## top
module top (
	input sysclk,     
	input rst,        
	input button_in,
	input [15:0] student_id,
	output[3:0] D5_out,	
	output[3:0] D4_out,	
	output[3:0] D3_out,	
	output[3:0] D2_out,	
	output[3:0] D1_out		
);
wire tick500;
wire tick5s;
wire [15:0] curtime;
wire [15:0] curhash;
wire disp;
rtcClkDivider clkd(
	.sys_clk(sysclk),    
	.rst(rst),
	.tick_500Hz(tick500), 
	.tick_5s(tick5s)
	);
timekeeper timekep(
	.clk(sysclk),    
	.rst(rst),
	.en(tick5s),
	.cur_time(curtime)	
	);
hasher hs(
	.clk(sysclk),  
	.rst(rst),
	.en(tick5s),
	.cur_time(curtime),
	.student_id(student_id),
	.cur_hash(curhash)	
	);
buttonFsm button(
	.clk(sysclk),
	.rst(rst),
	.en(tick500),
	.button(button_in),    
	.stateful_button(disp)
	);
b16toBCD display(
	.to_display(curhash),
	.enable(disp),
	.D5(D5_out),	
	.D4(D4_out),
	.D3(D3_out),
	.D2(D2_out),
	.D1(D1_out)
	);
endmodule
Size: ~3500 cells after synthesis, roughly 180 flip-flops, about 39 I/O pins.
clock: 25.0 ns
lec_check: 0
abc_area: 1
cap_margin: 20
cell_pad_in_sites_detail_placement: 0
core_aspect_ratio: 0.98
core_margin: 6
core_utilization: 40
cts_cluster_diameter: 369
cts_cluster_size: 93
gpl_routability_driven: 0
gpl_timing_driven: 0
hold_slack_margin: 0.27
max_routing_layer: met5
place_density_lb_addon: 0.17
setup_slack_margin: 5.0
slew_margin: 20
run.sh (not shown) runs the stock make flow with config.mk's settings and CLKGATE_MAP_FILE=.
The baseline completed with no timing, DRC or antenna violations.
==> next run, changes <==
- ABC_AREA: 1 -> unset
- CELL_PAD_IN_SITES_DETAIL_PLACEMENT: 0 -> unset
- CORE_ASPECT_RATIO: 0.98 -> unset
- CORE_MARGIN: 6 -> 2
- CTS_CLUSTER_DIAMETER: 369 -> unset
- CTS_CLUSTER_SIZE: 93 -> unset
- GPL_ROUTABILITY_DRIVEN: 0 -> unset
- GPL_TIMING_DRIVEN: 0 -> unset
- HOLD_SLACK_MARGIN: 0.27 -> unset
- MAX_ROUTING_LAYER: met5 -> unset
- PLACE_DENSITY_LB_ADDON: 0.17 -> unset
- SETUP_SLACK_MARGIN: 5.0 -> unset
The changed run finished with timing, DRC and antenna clean.
Flip-flop count stays the same.
Routed wire length increases by a few percent.
Count of clock-buffer cells in the layout increases by 2.
Worst hold slack got worse by 0.0074 ns.
Die size decreases by a few percent.
Core utilization decreases by 0.85 points.
==> next run, changes <==
- ABC_AREA: unset -> 1
- CELL_PAD_IN_SITES_DETAIL_PLACEMENT: unset -> 0
- CORE_MARGIN: 2 -> 6
- CTS_CLUSTER_DIAMETER: unset -> 369
- CTS_CLUSTER_SIZE: unset -> 93
- MAX_ROUTING_LAYER: unset -> met4
- PLACE_DENSITY_LB_ADDON: unset -> 0.17
After rerunning: The new run passed the timing, design-rule and antenna checks. Flip-flop count stays the same. Power climbs by about a fifth. Register-to-register slack loses 0.53 ns. Routed wire length shrinks by a few percent. Final cell count is higher by about a fifth. Die size increases by a few percent. Worst setup slack loses 1.0 ns. Worst hold slack stays flat.
==> next run, changes <==
- ABC_AREA: 1 -> unset
- CELL_PAD_IN_SITES_DETAIL_PLACEMENT: 0 -> unset
- CORE_MARGIN: 6 -> 2
- CORE_UTILIZATION: 40 -> 30
- CTS_CLUSTER_DIAMETER: 369 -> 395
- CTS_CLUSTER_SIZE: 93 -> 99
- MAX_ROUTING_LAYER: met4 -> unset
- PLACE_DENSITY_LB_ADDON: 0.17 -> unset
Power is lower by 16%.
Clock skew is higher by 0.010 ns.
Global-route usage falls by 3.9 points.
Die area climbs by 25%.
Setup slack is better by 0.99 ns.
Routed wire length went up by 3.5%.
Sequential power barely changes.
Sequential share of layout area goes down by 0.24 points.
Design area rises by 1.7%.
Utilization falls by 11 points.
Flip-flop count does not change.
==> next run, changes <==
- CORE_UTILIZATION: 30 -> 40
- CTS_CLUSTER_SIZE: 99 -> 98
- SETUP_SLACK_MARGIN: unset -> 5.0
Effect:
- The changed run ran to the end with no violations
- total power is lower by 0.70%
- worst hold slack loses 0.0061 ns
- wire length is higher by 2.3%
- critical path depth is lower by 7
- synthesized cell count does not change
- worst setup slack gains 0.85 ns
- core utilization is higher by 11 points
- maximum frequency is higher by 4.5%
- cell count is lower by 6.8%
- global-route usage is higher by 5.7 points
==> next run, changes <==
- ABC_AREA: unset -> 1
- CORE_UTILIZATION: 40 -> 19
- CTS_CLUSTER_DIAMETER: 395 -> 301
Outcome:
- The changed run produced a clean layout
- combinational power rose by a quarter to a third
- core utilization goes down by 22 points
- final area climbs by a few percent
- worst setup slack improved by 0.14 ns
- clock skew rose by 0.013 ns
- synthesized cell count climbs by about a fifth
- global-route usage is lower by 11 points
- clock power went up by a few percent
- sequential power barely changes
- cell count rose by well over a third

---

== wip/pepper ==
Starting RTL as in the previous note.
clock: 31.2 ns
lec_check: 0
abc_area: 1
cap_margin: 30
cell_pad_in_sites_detail_placement: 1
cell_pad_in_sites_global_placement: 1
core_aspect_ratio: 0.64
core_margin: 2
core_utilization: 22
cts_cluster_diameter: 167
cts_cluster_size: 77
max_routing_layer: met4
min_routing_layer: met2
place_density: 0.41
setup_slack_margin: -1.82
slew_margin: 40
tns_end_percent: 100
Relative to wip/pepper, the following input files were edited for wip/tundra:
- a change of ABC_AREA from 1 to 0
- a change of CAP_MARGIN from 30 to 35
--- outcome ---
wip/tundra vs wip/pepper, routed via count divided by cell count went up by 7.2%.
Summary of wip/tundra over wip/pepper: horizontal die dimension level, sequential share of layout area barely changed, synthesis-to-layout area growth rose 0.62 points.
In wip/tundra relative to wip/pepper, final design area excluding fillers had gone up slightly.
Area reported by Yosys stat delta for wip/tundra relative to wip/pepper: about 0.35% higher
wip/pepper → wip/tundra: setup slack after layout picked up an extra 1320 ps; first-pass GRT wire length went up.
Number of clock-tree buffers in the layout | wip/tundra above wip/pepper
On total leakage power, wip/pepper loses to wip/tundra.
In wip/tundra relative to wip/pepper, routability congestion estimate had gone up by a few percent.
Setup changes, wip/tundra to wip/indigo
- CORE_ASPECT_RATIO: 0.64 -> unset
- CORE_UTILIZATION: 22 -> 40
- MAX_ROUTING_LAYER: met4 -> unset
- CTS_CLUSTER_SIZE: 77 -> unset
- PLACE_DENSITY: 0.41 -> unset
- CAP_MARGIN: 35 -> 20
- CELL_PAD_IN_SITES_GLOBAL_PLACEMENT: 1 -> unset
- SETUP_SLACK_MARGIN: -1.82 -> unset
- TNS_END_PERCENT: 100 -> unset
- SLEW_MARGIN: 40 -> 20
- MIN_ROUTING_LAYER: met2 -> unset
- CTS_CLUSTER_DIAMETER: 167 -> unset
- ABC_AREA: 0 -> unset
- CELL_PAD_IN_SITES_DETAIL_PLACEMENT: 1 -> unset
- the clock period (ns, I/O delays scaled along): 31.2 -> 20.1
Notes after the runs:
Per the comparison of wip/indigo with wip/tundra, non-clock buffer share of cell area shrank by 0.36 points; share of power burned in registers now larger; remaining max-slew budget at the tightest pin shows a reduction of 9.7 points; net switching power of the design picked up an extra 0.37 mW.
Note that the global-route wire length before repair recorded for wip/indigo amounts to 0.73 times the value seen in wip/tundra.
The finished layout cell area in wip/indigo sits 0.0010 mm2 below the value recorded for wip/tundra.
wip/indigo reports a higher fraction of area in registers than wip/tundra does.

---

Setup of build 5:
top again, from the RTL that the note above started with.
export LEC_CHECK = 0
export CAP_MARGIN = 0
export CELL_PAD_IN_SITES_GLOBAL_PLACEMENT = 2
export CORE_MARGIN = 2
export CORE_UTILIZATION = 40
export CTS_CLUSTER_DIAMETER = 396
export CTS_CLUSTER_SIZE = 100
export PLACE_DENSITY_LB_ADDON = 0.05
export SETUP_SLACK_MARGIN = -2.0
export SLEW_MARGIN = 20
create_clock -name core_clock -period 25.0 [get_ports {sysclk}]
Build 5 reached the final stage; the timing, design-rule and antenna checks on its layout passed.
Inputs modified between build 5 and build 90:
==> flow/config.mk <==
export PLATFORM = sky130hd
export DESIGN_NAME = top
export DESIGN_NICKNAME = top
export VERILOG_FILES = /design/flow/design.v
export SDC_FILE = /design/flow/constraint.sdc
export NUM_CORES = 4
export LEC_CHECK = 0
export ABC_AREA = 1
export CAP_MARGIN = 20
export CELL_PAD_IN_SITES_DETAIL_PLACEMENT = 1
export CORE_MARGIN = 6
export CORE_UTILIZATION = 40
export CTS_CLUSTER_DIAMETER = 358
export MAX_ROUTING_LAYER = met4
export PLACE_DENSITY_LB_ADDON = 0.17
export SLEW_MARGIN = 20
## What came out
Chip area line of the yosys report is higher on build 5
Build 90 against build 5: detailed-routing wirelength on met1 increased by 620 um relative to the old numbers, count of clock buffers in the final design rose by 2, area of all placed cells without fillers down 0.38%.
Setup slack: higher on build 5
Going from build 5 to build 90, the total global-route track usage was found to have gone down by 0.87 points.
Build 5 -> build 90: per-cell via count in the routed design decreased by a little under 10%
The inputs of build 27 differ from those of build 90 as listed below.
--- a/flow/config.mk
+++ b/flow/config.mk
@@ -7,9 +7,7 @@
 export LEC_CHECK = 0
-export ABC_AREA = 1
 export CAP_MARGIN = 20
 export CELL_PAD_IN_SITES_DETAIL_PLACEMENT = 1
-export CORE_MARGIN = 6
+export CORE_MARGIN = 7
 export CORE_UTILIZATION = 40
-export CTS_CLUSTER_DIAMETER = 358
-export MAX_ROUTING_LAYER = met4
+export CTS_CLUSTER_DIAMETER = 291
 export PLACE_DENSITY_LB_ADDON = 0.17
Build 27 against build 90; number of cell instances after yosys synthesis is down by more than 10%.
~same sequential cell area share in build 27 and build 90
Build 90 → build 27: clock network fraction of design power went up by 1.3 points; final critical path time including I/O delays and setup fell 1080 ps; post-route clock period utilization fell by 4.3 points; power decreased about 17%.

---

top again, from the RTL that the note above started with.
## top
module top (
	input sysclk,     
	input rst,        
	input button_in,
	input [15:0] student_id,
	output[3:0] D5_out,	
	output[3:0] D4_out,	
	output[3:0] D3_out,	
	output[3:0] D2_out,	
	output[3:0] D1_out		
);
export LEC_CHECK = 0
export ABC_AREA = 1
export CAP_MARGIN = 20
export CORE_MARGIN = 2
export CORE_UTILIZATION = 71
export CTS_CLUSTER_DIAMETER = 219
export CTS_CLUSTER_SIZE = 74
export HOLD_SLACK_MARGIN = -0.07
export SLEW_MARGIN = 20
create_clock -name core_clock -period 12.7 [get_ports {sysclk}]
The starting point stopped in 5_1_grt.
Change:
--- a/flow/config.mk
+++ b/flow/config.mk
@@ -7,3 +7,2 @@
 export LEC_CHECK = 0
-export ABC_AREA = 1
 export CAP_MARGIN = 20
@@ -11,5 +10,3 @@
 export CORE_UTILIZATION = 71
-export CTS_CLUSTER_DIAMETER = 219
-export CTS_CLUSTER_SIZE = 74
-export HOLD_SLACK_MARGIN = -0.07
+export SETUP_SLACK_MARGIN = -0.02
 export SLEW_MARGIN = 20
==> flow/constraint.sdc (replaced) <==
create_clock -name core_clock -period 13.2 [get_ports {sysclk}]
set_input_delay 2.6400 -clock core_clock [delete_from_list [all_inputs] [get_ports {sysclk}]]
set_output_delay 2.6400 -clock core_clock [all_outputs]
set_load 0.01 [all_outputs]
Effect: The new run finished with setup timing left; area after synthesis goes up by 0.35%; die area came out higher by 0.34%; synthesized cell count shrinks by 15%.

---

top again, from the RTL that the note above started with.
Settings: LEC_CHECK=0, CAP_MARGIN=20, CORE_MARGIN=2, CORE_UTILIZATION=40, CTS_CLUSTER_DIAMETER=352, PLACE_DENSITY_LB_ADDON=0.17, SLEW_MARGIN=20; clock period 25.0 ns.
==> next run, changes <==
--- a/flow/config.mk
+++ b/flow/config.mk
@@ -7,0 +8 @@
+export ABC_AREA = 1
@@ -9 +10 @@
-export CORE_MARGIN = 2
+export CORE_MARGIN = 10
@@ -11,2 +12,3 @@
-export CTS_CLUSTER_DIAMETER = 352
-export PLACE_DENSITY_LB_ADDON = 0.17
+export GPL_ROUTABILITY_DRIVEN = 1
+export GPL_TIMING_DRIVEN = 0
+export SETUP_SLACK_MARGIN = 5.0
Effect: Synthesized area decreases by 0.35%. Critical path depth increases by 52. Die area rises by about 13%. First-iteration DRC count drops by 6.9%.
==> next run, changes <==
--- a/flow/config.mk
+++ b/flow/config.mk
@@ -8 +7,0 @@
-export ABC_AREA = 1
@@ -10,5 +9,4 @@
-export CORE_MARGIN = 10
-export CORE_UTILIZATION = 40
-export GPL_ROUTABILITY_DRIVEN = 1
-export GPL_TIMING_DRIVEN = 0
-export SETUP_SLACK_MARGIN = 5.0
+export CORE_MARGIN = 2
+export CORE_UTILIZATION = 53
+export CTS_CLUSTER_DIAMETER = 394
+export CTS_CLUSTER_SIZE = 98
Die size is lower by 33%.
Cell count falls by 18%.
Synthesized area rises by 0.35%.
Global-route usage climbs by 9.8 points.
Clock power came out higher by about 4%.
Power falls by 15%.
Design area went down by 1.9%.
Sequential power stays flat.
Worst setup slack degrades by 1200 ps.
==> next run, changes <==
--- a/flow/config.mk
+++ b/flow/config.mk
@@ -7,0 +8 @@
+export ABC_AREA = 1
@@ -10,2 +11,2 @@
-export CORE_UTILIZATION = 53
-export CTS_CLUSTER_DIAMETER = 394
+export CORE_UTILIZATION = 40
+export CTS_CLUSTER_DIAMETER = 22
@@ -12,0 +14 @@
+export SETUP_SLACK_MARGIN = -0.58
After rerunning: Cell count increases by 21%; wire length drops by 7.0%; power goes up by 11%; die size grows by 31%; non-clock buffer count fell by 15.
==> next run, changes <==
--- a/flow/config.mk
+++ b/flow/config.mk
@@ -8,2 +8,2 @@
-export ABC_AREA = 1
-export CAP_MARGIN = 20
+export CAP_MARGIN = 40
+export CELL_PAD_IN_SITES_GLOBAL_PLACEMENT = 2
@@ -12,3 +12,3 @@
-export CTS_CLUSTER_DIAMETER = 22
-export CTS_CLUSTER_SIZE = 98
-export SETUP_SLACK_MARGIN = -0.58
+export CTS_CLUSTER_DIAMETER = 400
+export CTS_CLUSTER_SIZE = 100
+export SETUP_SLACK_MARGIN = -1.69
What happened: Global-route usage goes up by 2.8 points; wire length goes up by 16%; hold slack stays flat; total power goes down by 12%; via count goes down by 0.90%; non-clock buffer count goes up by 33; sequential share of layout area goes down by 0.16 points; clock skew goes up by 8.7 ps.
==> next run, changes <==
--- a/flow/config.mk
+++ b/flow/config.mk
@@ -11,2 +11,2 @@
-export CORE_UTILIZATION = 40
-export CTS_CLUSTER_DIAMETER = 400
+export CORE_UTILIZATION = 53
+export CTS_CLUSTER_DIAMETER = 207
@@ -14 +14 @@
-export SETUP_SLACK_MARGIN = -1.69
+export PLACE_DENSITY_LB_ADDON = 0.05
Now the flow never finished: it broke off in global placement without I/O (3_1_place_gp_skip_io), error FLW-0024. Die area shrinks by 24%. Synthesized cell count does not change. Area after synthesis does not change.

---

job 9040:
Starting RTL as in the previous note.
==> flow/config.mk <==
export PLATFORM = sky130hd
export DESIGN_NAME = top
export DESIGN_NICKNAME = top
export VERILOG_FILES = /design/flow/design.v
export SDC_FILE = /design/flow/constraint.sdc
export NUM_CORES = 4
export LEC_CHECK = 0
export ABC_AREA = 1
export CAP_MARGIN = 30
export CELL_PAD_IN_SITES_DETAIL_PLACEMENT = 0
export CELL_PAD_IN_SITES_GLOBAL_PLACEMENT = 0
export CORE_ASPECT_RATIO = 0.95
export CORE_MARGIN = 2
export CORE_UTILIZATION = 72
export CTS_CLUSTER_DIAMETER = 218
export CTS_CLUSTER_SIZE = 70
export PLACE_DENSITY = 0.38
export SLEW_MARGIN = 20
export TNS_END_PERCENT = 100
==> flow/constraint.sdc <==
create_clock -name core_clock -period 15.5 [get_ports {sysclk}]
set_input_delay 3.1000 -clock core_clock [delete_from_list [all_inputs] [get_ports {sysclk}]]
set_output_delay 3.1000 -clock core_clock [all_outputs]
set_load 0.01 [all_outputs]
What the final checks of job 9040 revealed, after a flow that finished every stage, was a layout that fails on negative setup slack.
Setup changes, job 9040 to job 877
==> flow/config.mk <==
export PLATFORM = sky130hd
export DESIGN_NAME = top
export DESIGN_NICKNAME = top
export VERILOG_FILES = /design/flow/design.v
export SDC_FILE = /design/flow/constraint.sdc
export NUM_CORES = 4
export LEC_CHECK = 0
export CAP_MARGIN = 20
export CORE_ASPECT_RATIO = 0.5
export CORE_MARGIN = 2
export CORE_UTILIZATION = 72
export CTS_CLUSTER_DIAMETER = 397
export CTS_CLUSTER_SIZE = 95
export SLEW_MARGIN = 20
==> flow/constraint.sdc <==
create_clock -name core_clock -period 17.4 [get_ports {sysclk}]
set_input_delay 3.4800 -clock core_clock [delete_from_list [all_inputs] [get_ports {sysclk}]]
set_output_delay 3.4800 -clock core_clock [all_outputs]
set_load 0.01 [all_outputs]
==> comparison <==
Job 877 completed; timing, DRC and antenna clean
Against job 9040, logic depth of the worst setup path including buffers in job 877 fell by more than half.
[compare] base=job 9040 new=job 877: layout overhead on the synthesized area fell 11 points; non-clock buffer contribution to total cell area fell 4.1 points; post-route clock period utilization fell 13 points; power share of the combinational group fell 4.4 points.
The following lists how job 4940 was set up differently from job 877:
--- a/flow/config.mk
+++ b/flow/config.mk
@@ -9 +8,0 @@
-export CORE_ASPECT_RATIO = 0.5
@@ -11,3 +10 @@
-export CORE_UTILIZATION = 72
-export CTS_CLUSTER_DIAMETER = 397
-export CTS_CLUSTER_SIZE = 95
+export CORE_UTILIZATION = 71
==> flow/constraint.sdc <==
create_clock -name core_clock -period 12.3 [get_ports {sysclk}]
set_input_delay 2.4600 -clock core_clock [delete_from_list [all_inputs] [get_ports {sysclk}]]
set_output_delay 2.4600 -clock core_clock [all_outputs]
set_load 0.01 [all_outputs]
Results
- The flow for job 4940 finished, though final verification flagged negative setup slack.
- Changes observed in job 4940 relative to job 877: count of fill cells added during filler insertion down 946; area after synthesis level.
- Row power drawn by the clock network: job 4940 higher / job 877 lower
- Delta (job 4940 minus job 877): critical path buffer and inverter count has increased, worst-case setup margin in the final layout has decreased, die area has increased.
- Delta (job 4940 minus job 877): number of well taps went up 10; post-placement cell count picked up an extra about 13%.
Setup changes, job 4940 to job 277
--- a/flow/config.mk
+++ b/flow/config.mk
@@ -7,0 +8 @@
+export ABC_AREA = 1
@@ -10,0 +12 @@
+export CTS_CLUSTER_SIZE = 74
==> flow/constraint.sdc <==
create_clock -name core_clock -period 11.3 [get_ports {sysclk}]
set_input_delay 2.2600 -clock core_clock [delete_from_list [all_inputs] [get_ports {sysclk}]]
set_output_delay 2.2600 -clock core_clock [all_outputs]
set_load 0.01 [all_outputs]
==> comparison <==
- In the summary table, job 277 is marked failed, with error GRT-0116 raised in global routing.
- Diff job 4940 and job 277: xor/xnor cell area share of the yosys netlist higher in job 4940
- Delta (job 277 minus job 4940): sequential area share after synthesis closely matched the old numbers; total clock buffers created by CTS closely matched the old numbers; post-synthesis simple-gate area fraction increased by 10 points relative to the old numbers; total standard cell area after synthesis decreased by 0.35% relative to the old numbers.
- When job 277 is set beside job 4940, its post-CTS setup buffer count turns out to be 112 larger.
The following lists how job 8450 was set up differently from job 277:
--- a/flow/config.mk
+++ b/flow/config.mk
@@ -8 +7,0 @@
-export ABC_AREA = 1
@@ -11,2 +10 @@
-export CORE_UTILIZATION = 71
-export CTS_CLUSTER_SIZE = 74
+export CORE_UTILIZATION = 30
==> flow/constraint.sdc <==
create_clock -name core_clock -period 20.1 [get_ports {sysclk}]
set_input_delay 4.0200 -clock core_clock [delete_from_list [all_inputs] [get_ports {sysclk}]]
set_output_delay 4.0200 -clock core_clock [all_outputs]
set_load 0.01 [all_outputs]
## What came out
Count of flip-flops with a built-in enable after synthesis came out exactly the same in job 277 and job 8450.
In the tables for job 277 and job 8450, area reported by Yosys stat reads lower with job 277.
Job 8450 did not stop at any stage, and its layout met the timing, design-rule and antenna checks.
Job 8450 vs. job 277: HPWL after detailed placement now smaller, height of the die now larger, CTS H-tree depth comparable, yosys stat cell total now smaller, adder-cell share of the synthesized area now larger.
Compared with job 277, job 8450 shows a net count of the mapped netlist that is about 14% lower.
Between job 277 and job 8450, the mapped cell area is higher for job 8450.
Of job 277 and job 8450, job 277 shows the lower placeable core region, with job 8450 above it.
No activity file was given, so power comes from the tool's default toggle rates.
